**flow/config.mk**
```make
export PLATFORM = sky130hd
export DESIGN_NAME = smm
export DESIGN_NICKNAME = smm
export VERILOG_FILES = /design/flow/design.v
export SDC_FILE = /design/flow/constraint.sdc
export NUM_CORES = 4
export LEC_CHECK = 0
export ABC_AREA = 1
export CAP_MARGIN = 20
export CORE_MARGIN = 2
export CORE_UTILIZATION = 72
export CTS_CLUSTER_DIAMETER = 353
export CTS_CLUSTER_SIZE = 30
export PLACE_DENSITY = 0.8
export SETUP_SLACK_MARGIN = -0.29
export SLEW_MARGIN = 20
```
**flow/constraint.sdc**
```tcl
create_clock -name core_clock -period 3.17 [get_ports {clk}]
set_input_delay 0.6340 -clock core_clock [delete_from_list [all_inputs] [get_ports {clk}]]
set_output_delay 0.6340 -clock core_clock [all_outputs]
set_load 0.01 [all_outputs]
```
**flow/design.v**
```verilog
module datapath(input clk, reset, weCU, buffIRCU, buffAHCU,
                input buffALCU, buffRCU, srcbmuxCU, adrmuxCU,
			       input [1:0] acmuxCU, pcmuxCU,
			       input [2:0] aluopCU,
			       input [7:0] memdata,
			       output [15:0] address,
			       output [7:0] writedata, instrCU,
			       output zeroCU);
wire [7:0]  adrHout, buffIRout, buffAHout, buffALout, srcbmuxout;
wire [7:0]  acout, acmuxout, rout, buffRout, aluout;
wire [15:0] pcout, pcaddout, mdaout, pcmuxout, adrmuxout;
flopr #(8) IR(clk, reset, buffIRout, instrCU);
flopr #(8) adrH(clk, reset, buffAHout, adrHout);
buff buffIR(clk, reset, memdata, buffIRCU, buffIRout);
buff buffadrH(clk, reset, memdata, buffAHCU, buffAHout);
buff buffadrL(clk, reset, memdata, buffALCU, buffALout);
mux3 #(8) acmux(aluout, memdata, rout, acmuxCU, acmuxout);
flopr #(8) AC(clk, reset, acmuxout, acout);
flopr #(8) R(clk, reset, buffRout, rout);
buff buffR(clk, reset, acout, buffRCU, buffRout);
mux2 #(8) srcbmux(rout, 8'b00000001, srcbmuxCU, srcbmuxout);
alu alu(acout, srcbmuxout, aluopCU, aluout, zeroCU);
flopr #(16) PC(clk, reset, pcmuxout, pcout);
mux3 #(16) pcmux(pcout, pcaddout, {adrHout, buffALout}, pcmuxCU, pcmuxout);
adder pcadder(pcout, 16'b000000000000001, pcaddout);
flopr #(16) MDA(clk, reset, {adrHout, buffALout}, mdaout);
mux2 #(16) addressmux(pcout, mdaout, adrmuxCU, adrmuxout);
assign address = adrmuxout;
assign writedata = aluout;
endmodule
module mux2 # (parameter WIDTH = 8)
(input  [WIDTH-1:0] a0, a1,
 input s,
 output [WIDTH-1:0] y);
  assign y = s ? a1 : a0;
endmodule
module mux3 # (parameter WIDTH = 8)
(input  [WIDTH-1:0] a0, a1, a2,
 input  [1:0] s,
 output [WIDTH-1:0] y);
  assign y = s[1] ? a2 : (s[0] ? a1 : a0); 
endmodule
module flopr # (parameter WIDTH = 8)
(input clk, reset,
 input [WIDTH-1:0] d,
 output reg [WIDTH-1:0] q);
 always @ (posedge clk, posedge reset)
   if (reset) q <= 0;
   else q <= d;
endmodule
module buff(input clk, reset, input[7:0] a, input s, output [7:0] y);
  reg [7:0] q;
  assign y = (s == 1) ? a : q;
  always @ (posedge clk, posedge reset)
    if (reset) q <= 0;
    else q <= y;
endmodule
module adder(input [15:0] a, b, output [15:0] y);
assign y = a + b;
endmodule
module alu (a, b, sel, out, zero);
    input [7:0] a,b;
    input [2:0] sel; 
    output reg [7:0] out;
    output reg zero;
    always @ (*) 
    begin 
        case(sel) 
		      3'b000:   
	begin
		out = a; 
		if (out == 0) zero = 1;  
		else zero = 0; 
          end
            3'b001:   
	begin
		out = a+b;  
		if (out == 0)
		 zero = 1;  
		else
		zero = 0;
          end     
            3'b010:   
	begin
		out = a-b;  
		if (out == 0) zero = 1;  
		else zero = 0;
          end 
            3'b011:   
	begin
		out = 0; 
		zero = 1;
          end
			   3'b100:   
	begin
		out = a & b; 
		if (out == 0)
		 zero = 1;  
		else
		zero = 0;
          end
		     3'b101:   
	begin
		out = a | b; 
		if (out == 0) zero = 1;  
		else zero = 0; 
          end
			  3'b110:   
	begin
		out = a ^ b; 
		if (out == 0) zero = 1;  
		else zero = 0; 
          end		 
			  3'b111:   
	begin
		out = ~a; 
		if (out == 0) zero = 1;  
		else zero = 0; 
          end
        endcase
    end
endmodule
module controller(input clk, reset, zflag, 
                  input [7:0] opcode, 
						output buffIR, buffAH, buffAL, buffR, srcbmux, adrmux, we,
			         output [1:0] pcmux, acmux, 
						output [2:0] aluop);
  maindec md(clk, reset, zflag, opcode, buffAL, buffR, buffIR, buffAH, srcbmux, adrmux, we, pcmux, acmux, aluop);
endmodule
module maindec(input clk, reset, zflag, 
               input [7:0] opcode, 
					output buffAL, buffR, buffIR, buffAH, srcbmux, adrmux, we,
			      output [1:0] pcmux, acmux,
					output [2:0] aluop);
  reg [13:0] controls;
  reg [3:0] state, nextstate;
  assign {buffAL, buffAH, buffIR, acmux, buffR, srcbmux, aluop, pcmux, adrmux, we} = controls;
  parameter fetch = 4'b0000;
  parameter decode = 4'b0001;
  parameter getah = 4'b0010;
  parameter getal = 4'b0011;
  parameter loaddata = 4'b0100;
  parameter storedata = 4'b0101;
  parameter jumpinstr = 4'b0110;
  parameter alu = 4'b0111;
  parameter r_to_ac = 4'b1000;
  parameter ac_to_r = 4'b1001;
  parameter ahfetch = 4'b1010;
  parameter pcinc = 4'b1011;
  parameter NOP = 8'h00;
  parameter LDAC = 8'h01;
  parameter STAC = 8'h02;
  parameter MVAC = 8'h03;
  parameter MOVR = 8'h04;
  parameter JUMP = 8'h05;
  parameter JMPZ = 8'h06;
  parameter JPNZ = 8'h07;
  parameter ADD = 8'h08;
  parameter SUB = 8'h09;
  parameter INAC = 8'h0A;
  parameter CLAC = 8'h0B;
  parameter AND = 8'h0C;
  parameter OR = 8'h0D;
  parameter XOR = 8'h0E;
  parameter NOT = 8'h0F;
  always @(posedge clk, posedge reset)
    if (reset)  state <= fetch;
	 else        state <= nextstate;
  always @(*)
  begin  
    case(state)
	   fetch: nextstate <= decode;
		decode: case(opcode)
		          NOP: nextstate <= pcinc;
					 LDAC: nextstate <= ahfetch;
					 STAC: nextstate <= ahfetch;
					 MVAC: nextstate <= ac_to_r;
					 MOVR: nextstate <= r_to_ac;
					 JUMP: nextstate <= ahfetch;
					 JMPZ: nextstate <= ahfetch;
					 JPNZ: nextstate <= ahfetch;
					 default: nextstate <= alu;
				 endcase
		 getah: nextstate <= getal;
		 getal: if (opcode == STAC)      nextstate <= storedata;
		        else if (opcode == LDAC) nextstate <= loaddata;
				  else if ((opcode == JMPZ) & ~zflag) nextstate <= pcinc;
				  else if ((opcode == JPNZ) & zflag)  nextstate <= pcinc;
				  else                     nextstate <= jumpinstr;
		 jumpinstr: nextstate <= fetch;
		 storedata: nextstate <= fetch;
		 loaddata: nextstate <= fetch;
		 ac_to_r: nextstate <= fetch;
		 r_to_ac: nextstate <= fetch;
		 alu: nextstate <= fetch;
		 ahfetch: nextstate <= getah;
		 pcinc: nextstate <= fetch;
		 default: nextstate <= fetch;
	 endcase
  end
  always @(*)
  begin
    case(state)
	   fetch: controls <= 14'b00100000000000;
		decode: controls <= 14'b00000000000000;
		getah: controls <= 14'b01000000000100;
		getal: controls <= 14'b10000000000000;
		storedata: controls <= 14'b00000000000111;
		loaddata: controls <=  14'b00001000000110;
		ac_to_r: controls <= 14'b00000100000100;
		r_to_ac: controls <= 14'b00010000000100;
		jumpinstr: controls <= 14'b00000000001010;
		ahfetch: controls <= 14'b00000000000100;
		pcinc: controls <= 14'b00000000000100;
		alu:
		begin
		  case(opcode)
		    ADD: controls <= 14'b00000000010100;
			 SUB: controls <= 14'b00000000100100;
			 INAC: controls <= 14'b00000010010100;
			 CLAC: controls <= 14'b00000000110100;
			 AND: controls <= 14'b00000001000100;
			 OR: controls <= 14'b00000001010100;
			 XOR: controls <= 14'b00000001100100;
			 NOT: controls <= 14'b00000001110100;
			 default: controls <= 14'b00000000000000;
		  endcase
		end
		default: controls <= 14'b00000000000000;
    endcase
  end
endmodule
module smm(input clk, reset,
           input [7:0] readdata,
           output we, 
			  output [15:0] address,
			  output [7:0] writedata);
wire buffR, buffIR, buffAH, mdamux, buffAL, adrmux, srcbmux;
wire [1:0] pcmux, acmux;
wire [2:0] aluop;
wire [15:0] addr;
wire [7:0] wdata, instr;
wire zero;
datapath dp(clk, reset, we, buffIR, buffAH, buffAL, buffR, srcbmux, adrmux, acmux, pcmux, aluop, readdata, addr, wdata, instr, zero);
controller cu(clk, reset, zero, instr, buffIR, buffAH, buffAL, buffR, srcbmux, adrmux, we, pcmux, acmux, aluop);
assign writedata = wdata;
assign address = addr;
endmodule
```
**flow/run.sh**
```bash
#!/bin/bash
# the make line also repeats each setting of config.mk as NAME=value (left out here)
make -C /OpenROAD-flow-scripts/flow DESIGN_CONFIG=/design/flow/config.mk WORK_HOME=/design/flow/orfs CLKGATE_MAP_FILE= finish
```
==> flow_summary.html, run 1 <==
<h3>Flow metrics</h3>
<table>
<tr><th>Metric</th><th>Value</th></tr>
<tr><th colspan="2">Outcome</th></tr>
<tr><td>Status</td><td>stopped before the end</td></tr>
<tr><td>Stage at which the run stopped</td><td>global routing (5_1_grt)</td></tr>
<tr><td>Error message</td><td>[ERROR GRT-0232] Routing congestion too high. Check the congestion heatmap in the GUI.</td></tr>
<tr><th colspan="2">Clock tree</th></tr>
<tr><td>Number of buffers on the longest clock path</td><td>2</td></tr>
<tr><td>CTS H-Tree Depth</td><td>3</td></tr>
<tr><td>Root buffer cell</td><td>sky130_fd_sc_hd__clkbuf_8</td></tr>
<tr><td>Number of hold buffers added after cts</td><td>0</td></tr>
<tr><td>TritonCTS buffer count</td><td>9</td></tr>
<tr><td>Sink count of the clock tree</td><td>68</td></tr>
<tr><th colspan="2">Synth</th></tr>
<tr><td>Leading area contributor after synthesis</td><td>sky130_fd_sc_hd__dfrtp_1</td></tr>
<tr><td>Instance count of the mapped netlist</td><td>705</td></tr>
<tr><td>Top cells by count, synth</td><td>197 x sky130_fd_sc_hd__nand2_1, 96 x sky130_fd_sc_hd__inv_1, 71 x sky130_fd_sc_hd__nor2_1, 68 x sky130_fd_sc_hd__dfrtp_1, 60 x sky130_fd_sc_hd__o21ai_0</td></tr>
<tr><td>Post-synthesis simple-gate area fraction</td><td>0.332</td></tr>
<tr><td>Share of synthesized area spent on multiplexers</td><td>0.00425</td></tr>
<tr><td>Average cell area after synthesis</td><td>7.10 um^2</td></tr>
<tr><td>Post-synthesis share of cell area spent on and-or and or-and gates</td><td>0.123</td></tr>
<tr><td>Most common cell in the synthesized netlist</td><td>sky130_fd_sc_hd__nand2_1</td></tr>
<tr><td>Adder-Cell Fraction of Synth Area</td><td>0.0855</td></tr>
<tr><td>Synth async-reset ratio</td><td>1.00</td></tr>
<tr><td>Number of warning messages in the yosys log</td><td>5</td></tr>
<tr><td>Main synth FF type</td><td>sky130_fd_sc_hd__dfrtp_1</td></tr>
<tr><td>Yosys Chip Area</td><td>5010 um^2</td></tr>
<tr><td>Number of enable-type register cells in the synthesized netlist</td><td>0</td></tr>
<tr><td>Ranking of synthesized cells by area</td><td>sky130_fd_sc_hd__dfrtp_1 34%, sky130_fd_sc_hd__nand2_1 15%, sky130_fd_sc_hd__ha_1 7.7%</td></tr>
<tr><td>Fraction of the yosys area taken by sequential cells</td><td>0.340</td></tr>
<tr><td>Biggest combinational cell group after synthesis</td><td>simple AND/OR/NAND/NOR gates</td></tr>
<tr><td>Xor/xnor share</td><td>0.0227</td></tr>
<tr><td>Number of synthesized register bits</td><td>68</td></tr>
<tr><td>Number of cells in Yosys stat</td><td>705</td></tr>
<tr><td>Nets at Floorplan</td><td>748</td></tr>
<tr><td>Share of Yosys cell area claimed by the top area cell type</td><td>0.340</td></tr>
<tr><td>Number of distinct standard cells referenced by the synthesized netlist</td><td>44</td></tr>
<tr><td>Post-synth design cell area</td><td>5010 um^2</td></tr>
<tr><th colspan="2">Die</th></tr>
<tr><td>Die height</td><td>87.4 um</td></tr>
<tr><td>Placeable core region</td><td>6760 um^2</td></tr>
<tr><td>Die Wd</td><td>87.4 um</td></tr>
<tr><td>Placement Rows</td><td>30</td></tr>
<tr><td>Chip area</td><td>7640 um^2</td></tr>
<tr><td>I/O pin total</td><td>35</td></tr>
<tr><td>Fp util</td><td>0.741</td></tr>
<tr><th colspan="2">Placement</th></tr>
<tr><td>Placer's final routability congestion estimate</td><td>0.989</td></tr>
<tr><td>Number of cells in the design after placement</td><td>886</td></tr>
<tr><td>Final HPWL from detailed placement</td><td>11600 um</td></tr>
<tr><td>Number of buffers inserted by port buffering</td><td>34</td></tr>
<tr><th colspan="2">Global routing</th></tr>
<tr><td>GRT Resource Usage Total</td><td>0.898</td></tr>
<tr><td>Global route overflow</td><td>301</td></tr>
</table>
[metal layers]
layer	global-route usage	overflow
met5	0.273	0
met4	1.09	120
met3	0.696	1
met2	1.10	179
met1	0.825	1
[through the flow]
stage | power, mW | hold WS (ps) | setup TNS [ps] | setup WS, ps | cell area (um^2)
after detailed placement | 5.52 | 371 | -3140 | -554 | 5980
after CTS | 6.40 | 389 | -2130 | -382 | 6320
after global placement | 5.31 | 362 | -2370 | -438 | 5980
after floorplan | 3.82 | 354 | -6.61 | -6.61 | 5010
[what timing repair did]
action,4_1_cts
resized,49
pin swaps,5
setup buffers,5
hold endpoints to repair,0
cloned,0
endpoints found under the setup margin,8
==> run 2, diff against run 1 <==
- CAP_MARGIN: 20 -> 40
- CTS_CLUSTER_DIAMETER: 353 -> 363
- CTS_CLUSTER_SIZE: 30 -> 15
- PLACE_DENSITY: 0.8 -> 0.79
- SETUP_SLACK_MARGIN: -0.29 -> -0.28
- clock period: 3.17 -> 3.44 ns (I/O delays scaled with it)
==> run 2 against run 1 <==
  * The run again fails in global routing (5_1_grt)
  * Die size stayed put
  * Synthesized cell count stayed put
  * Synthesized area unchanged
==> flow_summary.html, run 2 <==
<h3>Flow metrics</h3>
<table>
<tr><th>Metric</th><th>Value</th></tr>
<tr><th colspan="2">Synth</th></tr>
<tr><td>Post-synth design cell area</td><td>5010 um^2 (unchanged)</td></tr>
<tr><td>Post-synthesis share of cell area spent on and-or and or-and gates</td><td>0.123 (unchanged)</td></tr>
<tr><td>Fraction of the yosys area taken by sequential cells</td><td>0.340 (unchanged)</td></tr>
<tr><td>Instance count of the mapped netlist</td><td>705 (unchanged)</td></tr>
<tr><td>Most common cell in the synthesized netlist</td><td>sky130_fd_sc_hd__nand2_1</td></tr>
<tr><td>Number of cells in Yosys stat</td><td>705 (unchanged)</td></tr>
<tr><td>Number of distinct standard cells referenced by the synthesized netlist</td><td>44 (unchanged)</td></tr>
<tr><td>Xor/xnor share</td><td>0.0227 (unchanged)</td></tr>
<tr><td>Adder-Cell Fraction of Synth Area</td><td>0.0855 (unchanged)</td></tr>
<tr><td>Nets at Floorplan</td><td>748 (unchanged)</td></tr>
<tr><td>Yosys Chip Area</td><td>5010 um^2 (unchanged)</td></tr>
<tr><td>Main synth FF type</td><td>sky130_fd_sc_hd__dfrtp_1</td></tr>
<tr><td>Post-synthesis simple-gate area fraction</td><td>0.332 (unchanged)</td></tr>
<tr><td>Number of synthesized register bits</td><td>68 (unchanged)</td></tr>
<tr><td>Biggest combinational cell group after synthesis</td><td>simple AND/OR/NAND/NOR gates</td></tr>
<tr><td>Synth async-reset ratio</td><td>1.00 (unchanged)</td></tr>
<tr><td>Average cell area after synthesis</td><td>7.10 um^2 (unchanged)</td></tr>
<tr><td>Share of Yosys cell area claimed by the top area cell type</td><td>0.340 (unchanged)</td></tr>
<tr><td>Number of enable-type register cells in the synthesized netlist</td><td>0 (unchanged)</td></tr>
<tr><td>Ranking of synthesized cells by area</td><td>sky130_fd_sc_hd__dfrtp_1 34%, sky130_fd_sc_hd__nand2_1 15%, sky130_fd_sc_hd__ha_1 7.7%</td></tr>
<tr><td>Number of warning messages in the yosys log</td><td>5 (unchanged)</td></tr>
<tr><td>Leading area contributor after synthesis</td><td>sky130_fd_sc_hd__dfrtp_1</td></tr>
<tr><td>Share of synthesized area spent on multiplexers</td><td>0.00425 (unchanged)</td></tr>
<tr><td>Top cells by count, synth</td><td>197 x sky130_fd_sc_hd__nand2_1, 96 x sky130_fd_sc_hd__inv_1, 71 x sky130_fd_sc_hd__nor2_1, 68 x sky130_fd_sc_hd__dfrtp_1, 60 x sky130_fd_sc_hd__o21ai_0</td></tr>
<tr><th colspan="2">Outcome</th></tr>
<tr><td>Status</td><td>stopped before the end</td></tr>
<tr><td>Stage at which the run stopped</td><td>global routing (5_1_grt)</td></tr>
<tr><td>Error message</td><td>[ERROR GRT-0232] Routing congestion too high. Check the congestion heatmap in the GUI.</td></tr>
<tr><th colspan="2">Placement</th></tr>
<tr><td>Number of buffers inserted by port buffering</td><td>34 (unchanged)</td></tr>
<tr><td>Final HPWL from detailed placement</td><td>11400 um (-1.8%)</td></tr>
<tr><td>Placer's final routability congestion estimate</td><td>0.975 (-1.4%)</td></tr>
<tr><th colspan="2">Clock tree</th></tr>
<tr><td>CTS H-Tree Depth</td><td>3 (unchanged)</td></tr>
<tr><td>TritonCTS buffer count</td><td>9 (unchanged)</td></tr>
<tr><td>Sink count of the clock tree</td><td>68 (unchanged)</td></tr>
<tr><td>Root buffer cell</td><td>sky130_fd_sc_hd__clkbuf_8</td></tr>
<tr><td>Number of buffers on the longest clock path</td><td>2 (unchanged)</td></tr>
<tr><td>Number of hold buffers added after cts</td><td>0 (unchanged)</td></tr>
<tr><th colspan="2">Die</th></tr>
<tr><td>Die Wd</td><td>87.4 um (unchanged)</td></tr>
<tr><td>Placeable core region</td><td>6760 um^2 (unchanged)</td></tr>
<tr><td>Chip area</td><td>7640 um^2 (unchanged)</td></tr>
<tr><td>Die height</td><td>87.4 um (unchanged)</td></tr>
<tr><td>Placement Rows</td><td>30 (unchanged)</td></tr>
<tr><td>I/O pin total</td><td>35 (unchanged)</td></tr>
<tr><td>Fp util</td><td>0.741 (unchanged)</td></tr>
<tr><th colspan="2">Global routing</th></tr>
<tr><td>GRT Resource Usage Total</td><td>0.892</td></tr>
<tr><td>Global route overflow</td><td>344</td></tr>
</table>
## run 2: metrics by stage
| stage | setup WS [ps] | area, um^2 | cells | setup TNS [ps] | total power [mW] |
|---|---|---|---|---|---|
| floorplan | 209 | 5010 | 705 | 0 | 3.52 |
| global placement | -206 | 5870 | 871 | -883 | 4.79 |
| detailed placement | -344 | 5890 | 872 | -1670 | 4.97 |
| CTS | -280 | 6240 | 894 | -1700 | 5.91 |
## run 2: timing repair
| item | in CTS |
|---|---|
| gates resized | 27 |
| buffers inserted | 6 |
| pin swaps | 4 |
| endpoints found under the setup margin | 7 |
## run 2: metal layers
metal / track usage / GRT overflow
met5: 0.140 / 0
met1: 0.822 / 1
met3: 0.661 / 2
met2: 1.13 / 247
met4: 1.06 / 94
==> run 3, diff against run 2 <==
- ABC_AREA: 1 -> 0
- CAP_MARGIN: 40 -> 10
- CELL_PAD_IN_SITES_DETAIL_PLACEMENT: not set -> 0
- CELL_PAD_IN_SITES_GLOBAL_PLACEMENT: not set -> 3
- CORE_MARGIN: 2 -> 10
- CORE_UTILIZATION: 72 -> 67
- CTS_CLUSTER_DIAMETER: 363 -> not set
- CTS_CLUSTER_SIZE: 15 -> not set
- GPL_ROUTABILITY_DRIVEN: not set -> 1
- PLACE_DENSITY: 0.79 -> 0.63
- SETUP_SLACK_MARGIN: -0.28 -> 0.29
- clock period: 3.44 -> 5.66 ns (I/O delays scaled with it)
==> run 3 against run 2 <==
  * The run fails in global placement without I/O (3_1_place_gp_skip_io)
  * Die size is 44% higher
  * Synthesized area is 3.4% lower
  * Synthesized cell count is 26% lower
==> flow_summary.html, run 3 <==
<h3>Flow metrics</h3>
<table>
<tr><th>Metric</th><th>Value</th></tr>
<tr><th colspan="2">Outcome</th></tr>
<tr><td>Status</td><td>stopped before the end</td></tr>
<tr><td>Stage at which the run stopped</td><td>global placement without I/O (3_1_place_gp_skip_io)</td></tr>
<tr><td>Error message</td><td>[ERROR GPL-0301] Utilization 141.577 % exceeds 100%.</td></tr>
<tr><th colspan="2">Die</th></tr>
<tr><td>Fp util</td><td>0.700 (-0.0409)</td></tr>
<tr><td>Placeable core region</td><td>6910 um^2 (+2.2%)</td></tr>
<tr><td>Die height</td><td>105 um (+20%)</td></tr>
<tr><td>Die Wd</td><td>105 um (+20%)</td></tr>
<tr><td>Chip area</td><td>11000 um^2 (+44%)</td></tr>
<tr><td>Placement Rows</td><td>30 (unchanged)</td></tr>
<tr><th colspan="2">Synth</th></tr>
<tr><td>Number of enable-type register cells in the synthesized netlist</td><td>0 (unchanged)</td></tr>
<tr><td>Number of distinct standard cells referenced by the synthesized netlist</td><td>63 (+43%)</td></tr>
<tr><td>Fraction of the yosys area taken by sequential cells</td><td>0.352 (+0.0121)</td></tr>
<tr><td>Synth async-reset ratio</td><td>1.00 (unchanged)</td></tr>
<tr><td>Post-synth design cell area</td><td>4830 um^2 (-3.4%)</td></tr>
<tr><td>Adder-Cell Fraction of Synth Area</td><td>0.0885 (+0.00303)</td></tr>
<tr><td>Share of Yosys cell area claimed by the top area cell type</td><td>0.352 (+0.0121)</td></tr>
<tr><td>Top cells by count, synth</td><td>68 x sky130_fd_sc_hd__dfrtp_1, 47 x sky130_fd_sc_hd__mux2_2, 46 x sky130_fd_sc_hd__nand2_1, 35 x sky130_fd_sc_hd__o21ai_0, 33 x sky130_fd_sc_hd__nor2_1</td></tr>
<tr><td>Leading area contributor after synthesis</td><td>sky130_fd_sc_hd__dfrtp_1</td></tr>
<tr><td>Post-synthesis share of cell area spent on and-or and or-and gates</td><td>0.172 (+0.0486)</td></tr>
<tr><td>Biggest combinational cell group after synthesis</td><td>simple AND/OR/NAND/NOR gates</td></tr>
<tr><td>Ranking of synthesized cells by area</td><td>sky130_fd_sc_hd__dfrtp_1 35%, sky130_fd_sc_hd__mux2_2 11%, sky130_fd_sc_hd__ha_1 8.0%</td></tr>
<tr><td>Share of synthesized area spent on multiplexers</td><td>0.132 (+0.128)</td></tr>
<tr><td>Average cell area after synthesis</td><td>9.24 um^2 (+30%)</td></tr>
<tr><td>Yosys Chip Area</td><td>4830 um^2 (-3.4%)</td></tr>
<tr><td>Most common cell in the synthesized netlist</td><td>sky130_fd_sc_hd__dfrtp_1</td></tr>
<tr><td>Number of synthesized register bits</td><td>68 (unchanged)</td></tr>
<tr><td>Xor/xnor share</td><td>0.0254 (+0.00262)</td></tr>
<tr><td>Instance count of the mapped netlist</td><td>523 (-26%)</td></tr>
<tr><td>Number of warning messages in the yosys log</td><td>5 (unchanged)</td></tr>
<tr><td>Main synth FF type</td><td>sky130_fd_sc_hd__dfrtp_1</td></tr>
<tr><td>Post-synthesis simple-gate area fraction</td><td>0.188 (-0.143)</td></tr>
<tr><td>Number of cells in Yosys stat</td><td>523 (-26%)</td></tr>
<tr><td>Nets at Floorplan</td><td>566 (-24%)</td></tr>
</table>
==> run 4, diff against run 3 <==
- ABC_AREA: 0 -> 1
- CAP_MARGIN: 10 -> 20
- CELL_PAD_IN_SITES_DETAIL_PLACEMENT: 0 -> not set
- CELL_PAD_IN_SITES_GLOBAL_PLACEMENT: 3 -> not set
- CORE_MARGIN: 10 -> 2
- CORE_UTILIZATION: 67 -> 69
- CTS_CLUSTER_DIAMETER: not set -> 237
- CTS_CLUSTER_SIZE: not set -> 23
- GPL_ROUTABILITY_DRIVEN: 1 -> not set
- HOLD_SLACK_MARGIN: not set -> 0.3
- PLACE_DENSITY: 0.63 -> 0.6
- SETUP_SLACK_MARGIN: 0.29 -> -0.27
- clock period: 5.66 -> 2.84 ns (I/O delays scaled with it)
==> run 4 against run 3 <==
  * The run fails in global routing (5_1_grt)
  * Synthesized cell count is 35% higher
  * Die size shrank 28%
  * Synthesized area up 3.5%
==> flow_summary.html, run 4 <==
<h3>Flow metrics</h3>
<table>
<tr><th>Metric</th><th>Value</th></tr>
<tr><th colspan="2">Outcome</th></tr>
<tr><td>Status</td><td>stopped before the end</td></tr>
<tr><td>Stage at which the run stopped</td><td>global routing (5_1_grt)</td></tr>
<tr><td>Error message</td><td>[ERROR GRT-0116] Global routing finished with congestion. Check the congestion regions in the DRC Viewer.</td></tr>
<tr><th colspan="2">Die</th></tr>
<tr><td>Placeable core region</td><td>7140 um^2 (+3.3%)</td></tr>
<tr><td>Fp util</td><td>0.701 (+0.00144)</td></tr>
<tr><td>I/O pin total</td><td>35</td></tr>
<tr><td>Die height</td><td>89.2 um (-15%)</td></tr>
<tr><td>Die Wd</td><td>89.2 um (-15%)</td></tr>
<tr><td>Chip area</td><td>7950 um^2 (-28%)</td></tr>
<tr><td>Placement Rows</td><td>31 (+3.3%)</td></tr>
<tr><th colspan="2">Synth</th></tr>
<tr><td>Most common cell in the synthesized netlist</td><td>sky130_fd_sc_hd__nand2_1</td></tr>
<tr><td>Xor/xnor share</td><td>0.0227 (-0.00262)</td></tr>
<tr><td>Yosys Chip Area</td><td>5010 um^2 (+3.5%)</td></tr>
<tr><td>Synth async-reset ratio</td><td>1.00 (unchanged)</td></tr>
<tr><td>Adder-Cell Fraction of Synth Area</td><td>0.0855 (-0.00303)</td></tr>
<tr><td>Top cells by count, synth</td><td>197 x sky130_fd_sc_hd__nand2_1, 96 x sky130_fd_sc_hd__inv_1, 71 x sky130_fd_sc_hd__nor2_1, 68 x sky130_fd_sc_hd__dfrtp_1, 60 x sky130_fd_sc_hd__o21ai_0</td></tr>
<tr><td>Number of synthesized register bits</td><td>68 (unchanged)</td></tr>
<tr><td>Average cell area after synthesis</td><td>7.10 um^2 (-23%)</td></tr>
<tr><td>Share of Yosys cell area claimed by the top area cell type</td><td>0.340 (-0.0121)</td></tr>
<tr><td>Leading area contributor after synthesis</td><td>sky130_fd_sc_hd__dfrtp_1</td></tr>
<tr><td>Number of cells in Yosys stat</td><td>705 (+35%)</td></tr>
<tr><td>Number of enable-type register cells in the synthesized netlist</td><td>0 (unchanged)</td></tr>
<tr><td>Share of synthesized area spent on multiplexers</td><td>0.00425 (-0.128)</td></tr>
<tr><td>Ranking of synthesized cells by area</td><td>sky130_fd_sc_hd__dfrtp_1 34%, sky130_fd_sc_hd__nand2_1 15%, sky130_fd_sc_hd__ha_1 7.7%</td></tr>
<tr><td>Biggest combinational cell group after synthesis</td><td>simple AND/OR/NAND/NOR gates</td></tr>
<tr><td>Post-synth design cell area</td><td>5010 um^2 (+3.5%)</td></tr>
<tr><td>Nets at Floorplan</td><td>748 (+32%)</td></tr>
<tr><td>Number of distinct standard cells referenced by the synthesized netlist</td><td>44 (-30%)</td></tr>
<tr><td>Fraction of the yosys area taken by sequential cells</td><td>0.340 (-0.0121)</td></tr>
<tr><td>Post-synthesis simple-gate area fraction</td><td>0.332 (+0.143)</td></tr>
<tr><td>Number of warning messages in the yosys log</td><td>5 (unchanged)</td></tr>
<tr><td>Instance count of the mapped netlist</td><td>705 (+35%)</td></tr>
<tr><td>Post-synthesis share of cell area spent on and-or and or-and gates</td><td>0.123 (-0.0486)</td></tr>
<tr><td>Main synth FF type</td><td>sky130_fd_sc_hd__dfrtp_1</td></tr>
<tr><th colspan="2">Placement</th></tr>
<tr><td>Final HPWL from detailed placement</td><td>12600 um</td></tr>
<tr><td>Placer's final routability congestion estimate</td><td>1.06</td></tr>
<tr><td>Pre-CTS setup slack</td><td>-865 ps</td></tr>
<tr><td>Number of buffers inserted by port buffering</td><td>34</td></tr>
<tr><th colspan="2">Clock tree</th></tr>
<tr><td>Root buffer cell</td><td>sky130_fd_sc_hd__clkbuf_8</td></tr>
<tr><td>Number of buffers on the longest clock path</td><td>2</td></tr>
<tr><td>TritonCTS buffer count</td><td>9</td></tr>
<tr><td>CTS H-Tree Depth</td><td>3</td></tr>
<tr><td>Number of hold buffers added after cts</td><td>0</td></tr>
<tr><td>Sink count of the clock tree</td><td>68</td></tr>
<tr><th colspan="2">Global routing</th></tr>
<tr><td>Global route overflow</td><td>15</td></tr>
<tr><td>GRT Resource Usage Total</td><td>0.733</td></tr>
</table>
[run 4: routing by layer]
layer	GRT overflow	track usage
met5	0	0.143
met4	10	0.750
met3	0	0.563
met2	5	0.933
met1	0	0.711
[run 4: metrics by stage]
stage,setup TNS (ps),util,instance area [um^2],instances
after CTS,-6830,0.972,6940,973
after detailed placement,-7750,0.881,6290,935
after global placement,-5120,0.881,6290,935
after floorplan,-545,-,5010,705
[run 4: what timing repair did]
item | 4_1_cts
gates resized | 101
buffers inserted | 23
setup endpoints to repair | 16
pin swaps | 38
==> run 5, diff against run 4 <==
- CAP_MARGIN: 20 -> 40
- CORE_UTILIZATION: 69 -> 72
- CTS_CLUSTER_DIAMETER: 237 -> not set
- CTS_CLUSTER_SIZE: 23 -> 30
- HOLD_SLACK_MARGIN: 0.3 -> not set
- PLACE_DENSITY: 0.6 -> 0.79
- SETUP_SLACK_MARGIN: -0.27 -> -0.28
- clock period: 2.84 -> 3.73 ns (I/O delays scaled with it)
==> run 5 against run 4 <==
  * The layout now fails its checks (negative setup slack)
  * Synthesized cell count unchanged
  * Synthesized area unchanged
  * Die size decreased by 4.0%
==> flow_summary.html, run 5 <==
<p>Metrics extracted from the flow reports.</p>
<table>
<tr><th>Metric</th><th>Value</th></tr>
<tr><th colspan="2">Final layout</th></tr>
<tr><td>Area growth from synthesis to layout</td><td>20.2%</td></tr>
<tr><td>Logic cell area</td><td>2990 um^2</td></tr>
<tr><td>Final Net Count</td><td>814</td></tr>
<tr><td>Area of all sequential standard cells</td><td>1700 um^2</td></tr>
<tr><td>Number of inserted filler cells in the final layout</td><td>330</td></tr>
<tr><td>Final standard cell count with taps included and fillers excluded</td><td>856</td></tr>
<tr><th colspan="2">Power and ir drop</th></tr>
<tr><td>PnR Total Power</td><td>5.31 mW</td></tr>
<tr><td>Power share of the sequential group</td><td>0.257</td></tr>
<tr><td>Reported leakage power</td><td>3.07 nW</td></tr>
<tr><td>Largest vdd supply drop</td><td>0.571 mV</td></tr>
<tr><td>Internal power contribution</td><td>2.66 mW</td></tr>
<tr><td>Switching power share of the total</td><td>0.499</td></tr>
<tr><td>Total net switching power</td><td>2.65 mW</td></tr>
<tr><td>Combinational power share</td><td>0.619</td></tr>
<tr><td>Main power-consuming group</td><td>combinational logic</td></tr>
<tr><td>Sequential group power</td><td>1.37 mW</td></tr>
<tr><td>Power Clock</td><td>658 uW</td></tr>
<tr><td>Power per cell area</td><td>882 nW/um^2</td></tr>
<tr><td>Total combinational power</td><td>3.28 mW</td></tr>
<tr><td>Clk pwr share</td><td>0.124</td></tr>
<tr><th colspan="2">Die</th></tr>
<tr><td>I/O pin total</td><td>35 (unchanged)</td></tr>
<tr><td>Placement Rows</td><td>30 (-3.2%)</td></tr>
<tr><td>Die Wd</td><td>87.4 um (-2.0%)</td></tr>
<tr><td>Die height</td><td>87.4 um (-2.0%)</td></tr>
<tr><td>Chip area</td><td>7640 um^2 (-4.0%)</td></tr>
<tr><td>Fp util</td><td>0.741 (+0.0395)</td></tr>
<tr><td>Placeable core region</td><td>6760 um^2 (-5.3%)</td></tr>
<tr><th colspan="2">Routing</th></tr>
<tr><td>Post-DRT Antenna Nets</td><td>0</td></tr>
<tr><td>DR DRC count</td><td>0</td></tr>
<tr><td>Count of routing violations after the opening detailed-route iteration</td><td>739</td></tr>
<tr><td>Average wire per standard cell</td><td>18.9 um</td></tr>
<tr><td>Via count</td><td>5496</td></tr>
<tr><td>Length of the first detailed-routing pass in iterations</td><td>8</td></tr>
<tr><td>Vias per Instance</td><td>6.42</td></tr>
<tr><td>Wire length after detailed routing</td><td>16200 um</td></tr>
<tr><td>Count of inserted antenna diode cells</td><td>0</td></tr>
<tr><th colspan="2">Synth</th></tr>
<tr><td>Post-synthesis simple-gate area fraction</td><td>0.332 (unchanged)</td></tr>
<tr><td>Biggest combinational cell group after synthesis</td><td>simple AND/OR/NAND/NOR gates</td></tr>
<tr><td>Fraction of the yosys area taken by sequential cells</td><td>0.340 (unchanged)</td></tr>
<tr><td>Post-synth design cell area</td><td>5010 um^2 (unchanged)</td></tr>
<tr><td>Average cell area after synthesis</td><td>7.10 um^2 (unchanged)</td></tr>
<tr><td>Main synth FF type</td><td>sky130_fd_sc_hd__dfrtp_1</td></tr>
<tr><td>Number of synthesized register bits</td><td>68 (unchanged)</td></tr>
<tr><td>Number of warning messages in the yosys log</td><td>5 (unchanged)</td></tr>
<tr><td>Nets at Floorplan</td><td>748 (unchanged)</td></tr>
<tr><td>Xor/xnor share</td><td>0.0227 (unchanged)</td></tr>
<tr><td>Post-synthesis share of cell area spent on and-or and or-and gates</td><td>0.123 (unchanged)</td></tr>
<tr><td>Number of enable-type register cells in the synthesized netlist</td><td>0 (unchanged)</td></tr>
<tr><td>Synth async-reset ratio</td><td>1.00 (unchanged)</td></tr>
<tr><td>Share of Yosys cell area claimed by the top area cell type</td><td>0.340 (unchanged)</td></tr>
<tr><td>Number of cells in Yosys stat</td><td>705 (unchanged)</td></tr>
<tr><td>Yosys Chip Area</td><td>5010 um^2 (unchanged)</td></tr>
<tr><td>Instance count of the mapped netlist</td><td>705 (unchanged)</td></tr>
<tr><td>Top cells by count, synth</td><td>197 x sky130_fd_sc_hd__nand2_1, 96 x sky130_fd_sc_hd__inv_1, 71 x sky130_fd_sc_hd__nor2_1, 68 x sky130_fd_sc_hd__dfrtp_1, 60 x sky130_fd_sc_hd__o21ai_0</td></tr>
<tr><td>Leading area contributor after synthesis</td><td>sky130_fd_sc_hd__dfrtp_1</td></tr>
<tr><td>Share of synthesized area spent on multiplexers</td><td>0.00425 (unchanged)</td></tr>
<tr><td>Adder-Cell Fraction of Synth Area</td><td>0.0855 (unchanged)</td></tr>
<tr><td>Most common cell in the synthesized netlist</td><td>sky130_fd_sc_hd__nand2_1</td></tr>
<tr><td>Ranking of synthesized cells by area</td><td>sky130_fd_sc_hd__dfrtp_1 34%, sky130_fd_sc_hd__nand2_1 15%, sky130_fd_sc_hd__ha_1 7.7%</td></tr>
<tr><td>Number of distinct standard cells referenced by the synthesized netlist</td><td>44 (unchanged)</td></tr>
<tr><th colspan="2">Outcome</th></tr>
<tr><td>Status</td><td>finished with violations</td></tr>
<tr><td>Failing layout criteria</td><td>negative setup slack</td></tr>
<tr><th colspan="2">STA</th></tr>
<tr><td>Measured slew at the worst slew-check pin</td><td>634 ps</td></tr>
<tr><td>Setup violation total in the final timing report</td><td>7</td></tr>
<tr><td>Period utilization</td><td>1.06</td></tr>
<tr><td>Final hold vios</td><td>0</td></tr>
<tr><td>Fmax</td><td>0.252 GHz</td></tr>
<tr><td>Worst slew margin relative to its limit</td><td>0.576</td></tr>
<tr><td>Worst-case clock skew</td><td>13.7 ps</td></tr>
<tr><td>Fin worst setup slack</td><td>-234 ps</td></tr>
<tr><td>Min Clock Period, post-route</td><td>3960 ps</td></tr>
<tr><td>Worst hold slack across all endpoints</td><td>419 ps</td></tr>
<tr><td>Count of final max-slew check failures</td><td>0</td></tr>
<tr><th colspan="2">Placement</th></tr>
<tr><td>Placer's final routability congestion estimate</td><td>0.994 (-6.1%)</td></tr>
<tr><td>Final HPWL from detailed placement</td><td>10800 um (-14%)</td></tr>
<tr><td>Pre-CTS setup slack</td><td>-69.4 ps (+796 ps)</td></tr>
<tr><td>Number of cells in the design after placement</td><td>832 (-11%)</td></tr>
<tr><td>Number of buffers inserted by port buffering</td><td>34 (unchanged)</td></tr>
<tr><th colspan="2">Global routing</th></tr>
<tr><td>GRT Resource Usage Total</td><td>0.416</td></tr>
<tr><td>Global-route wire length before repair</td><td>24300 um</td></tr>
<tr><td>Global route overflow</td><td>0</td></tr>
<tr><td>Antenna violations before repair</td><td>0</td></tr>
<tr><td>Vias in the first global route</td><td>5114</td></tr>
<tr><td>Maximum number of pins on one net before global-route repair</td><td>36</td></tr>
<tr><th colspan="2">Clock tree</th></tr>
<tr><td>Number of buffers on the longest clock path</td><td>2 (unchanged)</td></tr>
<tr><td>Number of hold buffers added after cts</td><td>0 (unchanged)</td></tr>
<tr><td>CTS H-Tree Depth</td><td>3 (unchanged)</td></tr>
<tr><td>Clock transition at the registers of the reported paths</td><td>90 ps</td></tr>
<tr><td>Sink count of the clock tree</td><td>68 (unchanged)</td></tr>
<tr><td>TritonCTS buffer count</td><td>9 (unchanged)</td></tr>
<tr><td>Insertion delay at the late pin of the worst-skew pair</td><td>370 ps</td></tr>
<tr><td>CTS tree</td><td>yes</td></tr>
<tr><td>Root buffer cell</td><td>sky130_fd_sc_hd__clkbuf_8</td></tr>
<tr><th colspan="2">Critical path</th></tr>
<tr><td>Slowest stage delay, CP</td><td>540 ps</td></tr>
<tr><td>Biggest fanout along the worst timing path</td><td>4</td></tr>
<tr><td>Dominant cell type by count on the critical path</td><td>sky130_fd_sc_hd__inv_1</td></tr>
<tr><td>Cell Chain, Critical Path</td><td>inv_1 -&gt; nand2_2 -&gt; nor2_8 -&gt; nand3_1 -&gt; inv_1 -&gt; nand3_4 -&gt; inv_1 -&gt; nor2_2 -&gt; inv_1 -&gt; ha_1 -&gt; fa_2 -&gt; xnor2_1 -&gt; o21ai_1 -&gt; inv_1 -&gt; nand3_2 -&gt; clkdlybuf4s50_1</td></tr>
<tr><td>Arr. time, crit path</td><td>3220 ps</td></tr>
<tr><td>Worst Reg2Reg Path Length in Cells</td><td>27</td></tr>
<tr><td>End of the worst register-to-register path</td><td>dp.AC.q[5]$_DFF_PP0_</td></tr>
<tr><td>Worst setup EP type</td><td>primary output</td></tr>
<tr><td>WP buf/inv</td><td>6</td></tr>
<tr><td>Data required time of the worst path</td><td>2980 ps</td></tr>
<tr><td>CP max stage cell</td><td>sky130_fd_sc_hd__clkdlybuf4s50_1</td></tr>
<tr><td>Crit path to</td><td>writedata[2]</td></tr>
<tr><td>Family with the most delay on the worst path</td><td>buffers and inverters</td></tr>
<tr><td>Start point of the critical path</td><td>dp.buffIR.q[7]$_DFFE_PP0P_</td></tr>
<tr><td>Crit path launch type</td><td>flop</td></tr>
<tr><td>Path type of the worst setup path</td><td>reg -&gt; out</td></tr>
<tr><td>Total number of cells along the worst setup path</td><td>16</td></tr>
<tr><td>Reg-to-reg critical path startpoint</td><td>dp.buffIR.q[7]$_DFFE_PP0P_</td></tr>
<tr><td>R2r setup slk</td><td>70 ps</td></tr>
<tr><th colspan="2">Run</th></tr>
<tr><td>Stage-log warning count</td><td>50</td></tr>
<tr><td>Number of maximum-capacitance violations</td><td>0</td></tr>
<tr><th colspan="2">Hold path</th></tr>
<tr><td>Hold Path Class</td><td>reg -&gt; reg</td></tr>
<tr><td>Start point of the worst hold path</td><td>dp.adrH.q[7]$_DFFE_PP0P_</td></tr>
<tr><td>Hold Path Cell Cnt</td><td>0</td></tr>
<tr><td>Endpoint, Worst Hold</td><td>dp.MDA.q[15]$_DFF_PP0_</td></tr>
</table>
[run 5: per-layer routing]
metal | up-vias | GRT usage | share of wire
met5 | - | 0 | 0
met4 | 0 | 0.250 | 0.071
met2 | 444 | 0.711 | 0.48
met1 | 2523 | 0.475 | 0.35
li1 | 2412 | - | -
met3 | 117 | 0.0853 | 0.11
[run 5: what timing repair did]
| action | CTS | global route |
|---|---|---|
| pin swaps | 0 | 2 |
| resized | 12 | 28 |
| buffers inserted | 6 | 2 |
| endpoints found under the setup margin | 6 | 6 |
[run 5: stage by stage]
step,area (um^2),util,TNS [ps]
floorplan,5010,-,0
CTS,5880,0.870,-1280
global route,6020,0.891,-2430
detailed placement,5600,0.828,-69.4
finish,6020,0.891,-1080
global placement,5550,0.822,-21.1
[run 5: area by class of cell]
class / instances / share of cell area
clock buffer: 10 / 0.0229
sequential: 68 / 0.283
timing repair buffer: 70 / 0.106
tap: 80 / 0.0166
inverter: 101 / 0.0636
multi-input combinational: 521 / 0.496
clock inverter: 6 / 0.0119
==> run 6, diff against run 5 <==
- ABC_AREA: 1 -> not set
- CAP_MARGIN: 40 -> 20
- CORE_UTILIZATION: 72 -> 69
- CTS_CLUSTER_SIZE: 30 -> 23
- PLACE_DENSITY: 0.79 -> 0.6
- SETUP_SLACK_MARGIN: -0.28 -> not set
- clock period: 3.73 -> 4.31 ns (I/O delays scaled with it)
==> run 6 against run 5 <==
  * Largest power group unchanged
  * Flip-flop count did not move
  * Total power up 11%
  * Sequential power shrank 6%
  * Core utilization grew 4.3 points
  * Die size up 0.73%
  * Clock power down 14%
  * Via count rose by 4.6%
  * Worst setup slack got worse by 170 ps
  * Synthesized area is 3.4% lower
  * Sequential share of layout area fell by 1.5 points
  * Still fails the layout checks on negative setup slack
  * Cell count fell by 14%
==> flow_summary.html, run 6 <==
<p>Metrics extracted from the flow reports.</p>
<table>
<tr><th>Metric</th><th>Value</th></tr>
<tr><th colspan="2">STA</th></tr>
<tr><td>Worst slew margin relative to its limit</td><td>0.261 (-0.315)</td></tr>
<tr><td>Setup repair after global routing missed its margin</td><td>yes</td></tr>
<tr><td>Setup violation total in the final timing report</td><td>6 (-1)</td></tr>
<tr><td>Count of final max-slew check failures</td><td>0 (unchanged)</td></tr>
<tr><td>Min Clock Period, post-route</td><td>4720 ps</td></tr>
<tr><td>Worst-case clock skew</td><td>22.3 ps (+8.53 ps)</td></tr>
<tr><td>Fin worst setup slack</td><td>-409 ps (-174 ps)</td></tr>
<tr><td>Period utilization</td><td>1.09 (+0.0320)</td></tr>
<tr><td>Final hold vios</td><td>0 (unchanged)</td></tr>
<tr><td>Measured slew at the worst slew-check pin</td><td>1100 ps (+465 ps)</td></tr>
<tr><td>Fmax</td><td>0.212 GHz</td></tr>
<tr><th colspan="2">Routing</th></tr>
<tr><td>Wire length after detailed routing</td><td>20700 um (+28%)</td></tr>
<tr><td>Count of inserted antenna diode cells</td><td>0 (unchanged)</td></tr>
<tr><td>DR DRC count</td><td>0 (unchanged)</td></tr>
<tr><td>Vias per Instance</td><td>7.77 (+21%)</td></tr>
<tr><td>Length of the first detailed-routing pass in iterations</td><td>8 (unchanged)</td></tr>
<tr><td>Post-DRT Antenna Nets</td><td>0 (unchanged)</td></tr>
<tr><td>Via count</td><td>5748 (+4.6%)</td></tr>
<tr><td>Average wire per standard cell</td><td>28.0 um (+48%)</td></tr>
<tr><td>Count of routing violations after the opening detailed-route iteration</td><td>1071 (+45%)</td></tr>
<tr><th colspan="2">Synth</th></tr>
<tr><td>Ranking of synthesized cells by area</td><td>sky130_fd_sc_hd__dfrtp_1 35%, sky130_fd_sc_hd__mux2_2 11%, sky130_fd_sc_hd__ha_1 8.0%</td></tr>
<tr><td>Nets at Floorplan</td><td>566 (-24%)</td></tr>
<tr><td>Post-synthesis simple-gate area fraction</td><td>0.188 (-0.143)</td></tr>
<tr><td>Most common cell in the synthesized netlist</td><td>sky130_fd_sc_hd__dfrtp_1</td></tr>
<tr><td>Synth async-reset ratio</td><td>1.00 (unchanged)</td></tr>
<tr><td>Number of warning messages in the yosys log</td><td>5 (unchanged)</td></tr>
<tr><td>Number of enable-type register cells in the synthesized netlist</td><td>0 (unchanged)</td></tr>
<tr><td>Xor/xnor share</td><td>0.0254 (+0.00262)</td></tr>
<tr><td>Number of cells in Yosys stat</td><td>523 (-26%)</td></tr>
<tr><td>Instance count of the mapped netlist</td><td>523 (-26%)</td></tr>
<tr><td>Biggest combinational cell group after synthesis</td><td>simple AND/OR/NAND/NOR gates</td></tr>
<tr><td>Number of distinct standard cells referenced by the synthesized netlist</td><td>63 (+43%)</td></tr>
<tr><td>Post-synth design cell area</td><td>4830 um^2 (-3.4%)</td></tr>
<tr><td>Number of synthesized register bits</td><td>68 (unchanged)</td></tr>
<tr><td>Average cell area after synthesis</td><td>9.24 um^2 (+30%)</td></tr>
<tr><td>Post-synthesis share of cell area spent on and-or and or-and gates</td><td>0.172 (+0.0486)</td></tr>
<tr><td>Fraction of the yosys area taken by sequential cells</td><td>0.352 (+0.0121)</td></tr>
<tr><td>Leading area contributor after synthesis</td><td>sky130_fd_sc_hd__dfrtp_1</td></tr>
<tr><td>Adder-Cell Fraction of Synth Area</td><td>0.0885 (+0.00303)</td></tr>
<tr><td>Share of Yosys cell area claimed by the top area cell type</td><td>0.352 (+0.0121)</td></tr>
<tr><td>Top cells by count, synth</td><td>68 x sky130_fd_sc_hd__dfrtp_1, 47 x sky130_fd_sc_hd__mux2_2, 46 x sky130_fd_sc_hd__nand2_1, 35 x sky130_fd_sc_hd__o21ai_0, 33 x sky130_fd_sc_hd__nor2_1</td></tr>
<tr><td>Yosys Chip Area</td><td>4830 um^2 (-3.4%)</td></tr>
<tr><td>Share of synthesized area spent on multiplexers</td><td>0.132 (+0.128)</td></tr>
<tr><td>Main synth FF type</td><td>sky130_fd_sc_hd__dfrtp_1</td></tr>
<tr><th colspan="2">Power and ir drop</th></tr>
<tr><td>Power per cell area</td><td>929 nW/um^2 (+5.3%)</td></tr>
<tr><td>Main power-consuming group</td><td>combinational logic</td></tr>
<tr><td>Combinational power share</td><td>0.685 (+0.066)</td></tr>
<tr><td>PnR Total Power</td><td>5.89 mW (+11%)</td></tr>
<tr><td>Reported leakage power</td><td>2.78 nW (-9.3%)</td></tr>
<tr><td>Switching power share of the total</td><td>0.480 (-0.0183)</td></tr>
<tr><td>Power share of the sequential group</td><td>0.219 (-0.038)</td></tr>
<tr><td>Clk pwr share</td><td>0.096 (-0.028)</td></tr>
<tr><td>Total net switching power</td><td>2.83 mW (+6.9%)</td></tr>
<tr><td>Largest vdd supply drop</td><td>0.728 mV (+28%)</td></tr>
<tr><td>Total combinational power</td><td>4.04 mW (+23%)</td></tr>
<tr><td>Sequential group power</td><td>1.29 mW (-6%)</td></tr>
<tr><td>Internal power contribution</td><td>3.06 mW (+15%)</td></tr>
<tr><td>Power Clock</td><td>563 uW (-14%)</td></tr>
<tr><th colspan="2">Hold path</th></tr>
<tr><td>Hold Path Cell Cnt</td><td>0 (unchanged)</td></tr>
<tr><td>Start point of the worst hold path</td><td>dp.adrH.q[3]$_DFFE_PP0P_</td></tr>
<tr><td>Hold Path Class</td><td>reg -&gt; reg</td></tr>
<tr><td>Endpoint, Worst Hold</td><td>dp.MDA.q[11]$_DFF_PP0_</td></tr>
<tr><th colspan="2">Global routing</th></tr>
<tr><td>Maximum number of pins on one net before global-route repair</td><td>45 (+25%)</td></tr>
<tr><td>Vias in the first global route</td><td>4936 (-3.5%)</td></tr>
<tr><td>Global-route wire length before repair</td><td>26000 um (+7.3%)</td></tr>
<tr><td>GRT Max-Usage Layer</td><td>met2</td></tr>
<tr><td>Met3 demand-to-capacity share in global routing</td><td>0.120 (+0.0344)</td></tr>
<tr><td>Antenna violations before repair</td><td>0 (unchanged)</td></tr>
<tr><td>Global route overflow</td><td>0 (unchanged)</td></tr>
<tr><td>GRT Resource Usage Total</td><td>0.450 (+0.0348)</td></tr>
<tr><td>Global-route met1 utilization</td><td>0.593 (+0.118)</td></tr>
<tr><td>Met2 routing resource usage after global routing</td><td>0.697 (-0.0138)</td></tr>
<tr><th colspan="2">Clock tree</th></tr>
<tr><td>Insertion delay at the late pin of the worst-skew pair</td><td>370 ps (about the same)</td></tr>
<tr><td>CTS H-Tree Depth</td><td>3 (unchanged)</td></tr>
<tr><td>Root buffer cell</td><td>sky130_fd_sc_hd__clkbuf_8</td></tr>
<tr><td>Sink count of the clock tree</td><td>68 (unchanged)</td></tr>
<tr><td>Clock transition at the registers of the reported paths</td><td>100 ps (about the same)</td></tr>
<tr><td>Number of buffers on the longest clock path</td><td>2 (unchanged)</td></tr>
<tr><td>CTS tree</td><td>yes</td></tr>
<tr><td>Number of hold buffers added after cts</td><td>0 (unchanged)</td></tr>
<tr><td>TritonCTS buffer count</td><td>9 (unchanged)</td></tr>
<tr><th colspan="2">Critical path</th></tr>
<tr><td>End of the worst register-to-register path</td><td>cu.md.state[2]$_DFF_PP0_</td></tr>
<tr><td>Biggest fanout along the worst timing path</td><td>8 (+4)</td></tr>
<tr><td>Path type of the worst setup path</td><td>reg -&gt; out</td></tr>
<tr><td>Start point of the critical path</td><td>dp.buffIR.q[5]$_DFFE_PP0P_</td></tr>
<tr><td>Family with the most delay on the worst path</td><td>simple AND/OR/NAND/NOR gates</td></tr>
<tr><td>WP buf/inv</td><td>4 (-2)</td></tr>
<tr><td>Total number of cells along the worst setup path</td><td>15 (-1)</td></tr>
<tr><td>Worst setup EP type</td><td>primary output</td></tr>
<tr><td>Crit path launch type</td><td>flop</td></tr>
<tr><td>Data required time of the worst path</td><td>3450 ps (+470 ps)</td></tr>
<tr><td>Arr. time, crit path</td><td>3860 ps (+640 ps)</td></tr>
<tr><td>CP max stage cell</td><td>sky130_fd_sc_hd__or4_4</td></tr>
<tr><td>Crit path to</td><td>writedata[7]</td></tr>
<tr><td>Slowest stage delay, CP</td><td>570 ps (+30 ps)</td></tr>
<tr><td>R2r setup slk</td><td>40 ps (-30 ps)</td></tr>
<tr><td>Reg-to-reg critical path startpoint</td><td>dp.buffIR.q[5]$_DFFE_PP0P_</td></tr>
<tr><td>Cell Chain, Critical Path</td><td>or4_4 -&gt; nor3_4 -&gt; nand3b_1 -&gt; buf_6 -&gt; nand2_4 -&gt; ha_4 -&gt; nor2b_4 -&gt; or4_4 -&gt; nor2_4 -&gt; or3_4 -&gt; a21oi_2 -&gt; o32ai_2 -&gt; buf_4 -&gt; inv_4 -&gt; buf_6</td></tr>
<tr><td>Worst Reg2Reg Path Length in Cells</td><td>17 (-37%)</td></tr>
<tr><th colspan="2">Die</th></tr>
<tr><td>Die Wd</td><td>87.7 um (+0.37%)</td></tr>
<tr><td>I/O pin total</td><td>35 (unchanged)</td></tr>
<tr><td>Chip area</td><td>7690 um^2 (+0.73%)</td></tr>
<tr><td>Placement Rows</td><td>30 (unchanged)</td></tr>
<tr><td>Die height</td><td>87.7 um (+0.37%)</td></tr>
<tr><td>Fp util</td><td>0.712 (-0.0293)</td></tr>
<tr><td>Placeable core region</td><td>6790 um^2 (+0.56%)</td></tr>
<tr><th colspan="2">Placement</th></tr>
<tr><td>Placer's final routability congestion estimate</td><td>1.10 (+10%)</td></tr>
<tr><td>Final HPWL from detailed placement</td><td>11700 um (+8.2%)</td></tr>
<tr><td>Number of buffers inserted by port buffering</td><td>34 (unchanged)</td></tr>
<tr><td>Placement-stage cell area</td><td>5820 um^2 (+4.0%)</td></tr>
<tr><th colspan="2">Run</th></tr>
<tr><td>Number of maximum-capacitance violations</td><td>0 (unchanged)</td></tr>
<tr><td>Stage-log warning count</td><td>51 (+2.0%)</td></tr>
<tr><th colspan="2">Final layout</th></tr>
<tr><td>Final core area utilization</td><td>0.934 (+0.0430)</td></tr>
<tr><td>Logic cell area</td><td>3170 um^2 (+6.0%)</td></tr>
<tr><td>Number of inserted filler cells in the final layout</td><td>234 (-29%)</td></tr>
<tr><td>Final Net Count</td><td>682 (-16%)</td></tr>
<tr><td>Design Area, Final</td><td>6340 um^2 (+5.4%)</td></tr>
<tr><td>Area of all sequential standard cells</td><td>1700 um^2 (unchanged)</td></tr>
<tr><td>Area growth from synthesis to layout</td><td>31.2%</td></tr>
<tr><th colspan="2">Outcome</th></tr>
<tr><td>Failing layout criteria</td><td>negative setup slack</td></tr>
<tr><td>Status</td><td>finished with violations</td></tr>
</table>
run 6: routing by layer:
layer | part of all wire | wire length (um) | vias up
met2 | 0.43 | 8890 | 691
li1 | - | - | 2163
met3 | 0.15 | 3090 | 277
met4 | 0.10 | 2150 | 0
met5 | 0 | 0 | -
met1 | 0.32 | 6590 | 2617
run 6: cell type report:
class	instances	share of cell area
timing repair buffer	126	0.162
clock inverter	6	0.0101
tap	96	0.0189
sequential	68	0.268
inverter	32	0.0193
clock buffer	10	0.0217
multi-input combinational	402	0.499
run 6: timing repair:
action,in CTS,in global routing
setup endpoints to repair,8,8
pin swaps,13,22
gates resized,37,51
setup buffers,2,10
run 6: stage by stage:
stage          instances  hold slack, ps  setup TNS [ps]  setup slack [ps]
4_1_cts              730             412            -307              -196
3_3_place_gp         712             380            -296              -112
2_1_floorplan        523             370               0               109
6_report             740             414           -1440              -409
5_1_grt              740             423           -2490              -529
3_5_place_dp         712             384            -643              -183
==> run 7, diff against run 6 <==
- ABC_AREA: not set -> 1
- CAP_MARGIN: 20 -> 10
- CORE_UTILIZATION: 69 -> 70
- CTS_CLUSTER_SIZE: 23 -> 34
- SETUP_SLACK_MARGIN: not set -> -0.21
- clock period: 4.31 -> 3.5 ns (I/O delays scaled with it)
==> run 7 against run 6 <==
  * The flow now stops in global routing (5_1_grt)
  * Synthesized area is 3.5% higher
  * Synthesized cell count grew 35%
  * Die size is 2.0% higher
==> flow_summary.html, run 7 <==
<h3>Flow metrics</h3>
<table>
<tr><th>Metric</th><th>Value</th></tr>
<tr><th colspan="2">Synth</th></tr>
<tr><td>Adder-Cell Fraction of Synth Area</td><td>0.0855 (-0.00303)</td></tr>
<tr><td>Xor/xnor share</td><td>0.0227 (-0.00262)</td></tr>
<tr><td>Number of distinct standard cells referenced by the synthesized netlist</td><td>44 (-30%)</td></tr>
<tr><td>Post-synthesis simple-gate area fraction</td><td>0.332 (+0.143)</td></tr>
<tr><td>Number of warning messages in the yosys log</td><td>5 (unchanged)</td></tr>
<tr><td>Yosys Chip Area</td><td>5010 um^2 (+3.5%)</td></tr>
<tr><td>Post-synth design cell area</td><td>5010 um^2 (+3.5%)</td></tr>
<tr><td>Biggest combinational cell group after synthesis</td><td>simple AND/OR/NAND/NOR gates</td></tr>
<tr><td>Main synth FF type</td><td>sky130_fd_sc_hd__dfrtp_1</td></tr>
<tr><td>Number of synthesized register bits</td><td>68 (unchanged)</td></tr>
<tr><td>Number of enable-type register cells in the synthesized netlist</td><td>0 (unchanged)</td></tr>
<tr><td>Ranking of synthesized cells by area</td><td>sky130_fd_sc_hd__dfrtp_1 34%, sky130_fd_sc_hd__nand2_1 15%, sky130_fd_sc_hd__ha_1 7.7%</td></tr>
<tr><td>Most common cell in the synthesized netlist</td><td>sky130_fd_sc_hd__nand2_1</td></tr>
<tr><td>Share of synthesized area spent on multiplexers</td><td>0.00425 (-0.128)</td></tr>
<tr><td>Post-synthesis share of cell area spent on and-or and or-and gates</td><td>0.123 (-0.0486)</td></tr>
<tr><td>Synth async-reset ratio</td><td>1.00 (unchanged)</td></tr>
<tr><td>Average cell area after synthesis</td><td>7.10 um^2 (-23%)</td></tr>
<tr><td>Fraction of the yosys area taken by sequential cells</td><td>0.340 (-0.0121)</td></tr>
<tr><td>Top cells by count, synth</td><td>197 x sky130_fd_sc_hd__nand2_1, 96 x sky130_fd_sc_hd__inv_1, 71 x sky130_fd_sc_hd__nor2_1, 68 x sky130_fd_sc_hd__dfrtp_1, 60 x sky130_fd_sc_hd__o21ai_0</td></tr>
<tr><td>Share of Yosys cell area claimed by the top area cell type</td><td>0.340 (-0.0121)</td></tr>
<tr><td>Instance count of the mapped netlist</td><td>705 (+35%)</td></tr>
<tr><td>Nets at Floorplan</td><td>748 (+32%)</td></tr>
<tr><td>Leading area contributor after synthesis</td><td>sky130_fd_sc_hd__dfrtp_1</td></tr>
<tr><td>Number of cells in Yosys stat</td><td>705 (+35%)</td></tr>
<tr><th colspan="2">Outcome</th></tr>
<tr><td>Status</td><td>stopped before the end</td></tr>
<tr><td>Stage at which the run stopped</td><td>global routing (5_1_grt)</td></tr>
<tr><td>Error message</td><td>[ERROR GRT-0232] Routing congestion too high. Check the congestion heatmap in the GUI.</td></tr>
<tr><th colspan="2">Placement</th></tr>
<tr><td>Placer's final routability congestion estimate</td><td>0.990 (-9.8%)</td></tr>
<tr><td>Final HPWL from detailed placement</td><td>11600 um (-1.1%)</td></tr>
<tr><td>Placement-stage cell area</td><td>5930 um^2 (+1.9%)</td></tr>
<tr><td>Number of cells in the design after placement</td><td>893 (+25%)</td></tr>
<tr><td>Number of buffers inserted by port buffering</td><td>34 (unchanged)</td></tr>
<tr><th colspan="2">Clock tree</th></tr>
<tr><td>Sink count of the clock tree</td><td>68 (unchanged)</td></tr>
<tr><td>Number of buffers on the longest clock path</td><td>2 (unchanged)</td></tr>
<tr><td>CTS H-Tree Depth</td><td>3 (unchanged)</td></tr>
<tr><td>TritonCTS buffer count</td><td>9 (unchanged)</td></tr>
<tr><td>Root buffer cell</td><td>sky130_fd_sc_hd__clkbuf_8</td></tr>
<tr><td>Number of hold buffers added after cts</td><td>0 (unchanged)</td></tr>
<tr><th colspan="2">Die</th></tr>
<tr><td>Die Wd</td><td>88.6 um (+0.98%)</td></tr>
<tr><td>I/O pin total</td><td>35 (unchanged)</td></tr>
<tr><td>Fp util</td><td>0.729 (+0.0172)</td></tr>
<tr><td>Chip area</td><td>7840 um^2 (+2.0%)</td></tr>
<tr><td>Die height</td><td>88.6 um (+0.98%)</td></tr>
<tr><td>Placeable core region</td><td>6870 um^2 (+1.1%)</td></tr>
<tr><td>Placement Rows</td><td>30 (unchanged)</td></tr>
<tr><th colspan="2">Global routing</th></tr>
<tr><td>Global route overflow</td><td>2</td></tr>
<tr><td>GRT Resource Usage Total</td><td>0.706</td></tr>
</table>
## run 7: routing by layer
metal	overflow	GRT usage
met1	0	0.719
met4	2	0.639
met2	0	0.887
met3	0	0.567
met5	0	0.123
## run 7: timing repair
action	CTS
pin swaps	4
endpoints found under the setup margin	7
gates resized	32
buffers inserted	1
## run 7: per-stage QoR
stage,power (mW),hold WS (ps),TNS [ps],setup WS (ps)
2_1_floorplan,3.46,354,0,257
3_3_place_gp,4.76,358,-1020,-216
3_5_place_dp,4.96,392,-1350,-330
4_1_cts,5.77,412,-1310,-304
==> run 8, diff against run 7 <==
- CAP_MARGIN: 10 -> 20
- CORE_UTILIZATION: 70 -> 69
- CTS_CLUSTER_DIAMETER: not set -> 237
- CTS_CLUSTER_SIZE: 34 -> 23
- SETUP_SLACK_MARGIN: -0.21 -> not set
- clock period: 3.5 -> 3.52 ns (I/O delays scaled with it)
==> run 8 against run 7 <==
  * The layout now fails its checks (negative setup slack)
  * Synthesized area unchanged
  * Synthesized cell count unchanged
  * Die size increased by 1.4%
==> flow_summary.html, run 8 <==
<p>Metrics extracted from the flow reports.</p>
<table>
<tr><th>Metric</th><th>Value</th></tr>
<tr><th colspan="2">Outcome</th></tr>
<tr><td>Failing layout criteria</td><td>negative setup slack</td></tr>
<tr><td>Status</td><td>finished with violations</td></tr>
<tr><th colspan="2">Synth</th></tr>
<tr><td>Synth async-reset ratio</td><td>1.00 (unchanged)</td></tr>
<tr><td>Biggest combinational cell group after synthesis</td><td>simple AND/OR/NAND/NOR gates</td></tr>
<tr><td>Main synth FF type</td><td>sky130_fd_sc_hd__dfrtp_1</td></tr>
<tr><td>Share of Yosys cell area claimed by the top area cell type</td><td>0.340 (unchanged)</td></tr>
<tr><td>Ranking of synthesized cells by area</td><td>sky130_fd_sc_hd__dfrtp_1 34%, sky130_fd_sc_hd__nand2_1 15%, sky130_fd_sc_hd__ha_1 7.7%</td></tr>
<tr><td>Most common cell in the synthesized netlist</td><td>sky130_fd_sc_hd__nand2_1</td></tr>
<tr><td>Fraction of the yosys area taken by sequential cells</td><td>0.340 (unchanged)</td></tr>
<tr><td>Number of enable-type register cells in the synthesized netlist</td><td>0 (unchanged)</td></tr>
<tr><td>Number of synthesized register bits</td><td>68 (unchanged)</td></tr>
<tr><td>Adder-Cell Fraction of Synth Area</td><td>0.0855 (unchanged)</td></tr>
<tr><td>Xor/xnor share</td><td>0.0227 (unchanged)</td></tr>
<tr><td>Instance count of the mapped netlist</td><td>705 (unchanged)</td></tr>
<tr><td>Leading area contributor after synthesis</td><td>sky130_fd_sc_hd__dfrtp_1</td></tr>
<tr><td>Post-synth design cell area</td><td>5010 um^2 (unchanged)</td></tr>
<tr><td>Average cell area after synthesis</td><td>7.10 um^2 (unchanged)</td></tr>
<tr><td>Top cells by count, synth</td><td>197 x sky130_fd_sc_hd__nand2_1, 96 x sky130_fd_sc_hd__inv_1, 71 x sky130_fd_sc_hd__nor2_1, 68 x sky130_fd_sc_hd__dfrtp_1, 60 x sky130_fd_sc_hd__o21ai_0</td></tr>
<tr><td>Post-synthesis simple-gate area fraction</td><td>0.332 (unchanged)</td></tr>
<tr><th colspan="2">Placement</th></tr>
<tr><td>Number of buffers inserted by port buffering</td><td>34 (unchanged)</td></tr>
<tr><td>Placer's final routability congestion estimate</td><td>0.998 (+0.86%)</td></tr>
<tr><td>Final HPWL from detailed placement</td><td>11800 um (+2.2%)</td></tr>
<tr><td>Placement-stage cell area</td><td>5940 um^2 (about the same)</td></tr>
<tr><th colspan="2">Clock tree</th></tr>
<tr><td>Number of buffers on the longest clock path</td><td>2 (unchanged)</td></tr>
<tr><td>Number of hold buffers added after cts</td><td>0 (unchanged)</td></tr>
<tr><td>Root buffer cell</td><td>sky130_fd_sc_hd__clkbuf_8</td></tr>
<tr><th colspan="2">STA</th></tr>
<tr><td>Setup violation total in the final timing report</td><td>10</td></tr>
<tr><td>Fin worst setup slack</td><td>-372 ps</td></tr>
<tr><th colspan="2">Global routing</th></tr>
<tr><td>GRT Resource Usage Total</td><td>0.481</td></tr>
<tr><td>Global route overflow</td><td>0</td></tr>
<tr><th colspan="2">Die</th></tr>
<tr><td>Chip area</td><td>7950 um^2 (+1.4%)</td></tr>
<tr><td>Die Wd</td><td>89.2 um (+0.69%)</td></tr>
<tr><td>Fp util</td><td>0.701 (-0.0273)</td></tr>
<tr><td>I/O pin total</td><td>35 (unchanged)</td></tr>
</table>
run 8: cell type report:
type | count | share of cell area
Sequential cell | 68 | 0.253
Multi-Input combinational cell | 521 | 0.483
Tap cell | 99 | 0.0184
Clock inverter | 7 | 0.0113
Clock buffer | 9 | 0.0184
Timing Repair Buffer | 129 | 0.159
Inverter | 101 | 0.0572
run 8: repair_timing:
item,in CTS,in global routing
endpoints found under the setup margin,8,9
resized,62,76
pin swaps,12,28
setup buffers,12,10
run 8: through the flow:
stage | hold WS (ps) | cells | TNS (ps)
6_report | 393 | 934 | -2050
3_5_place_dp | 371 | 896 | -1310
4_1_cts | 396 | 924 | -231
3_3_place_gp | 358 | 896 | -796
5_1_grt | 412 | 934 | -4670
2_1_floorplan | 354 | 705 | 0
run 8: per-layer routing:
layer	vias to the layer above	global-route usage	part of all wire
met5	-	0.0130	0.0020
met4	2	0.290	0.13
met3	355	0.127	0.15
met2	855	0.782	0.41
met1	2853	0.570	0.31
li1	2530	-	-
No activity file was given, so power comes from the tool's default toggle rates.
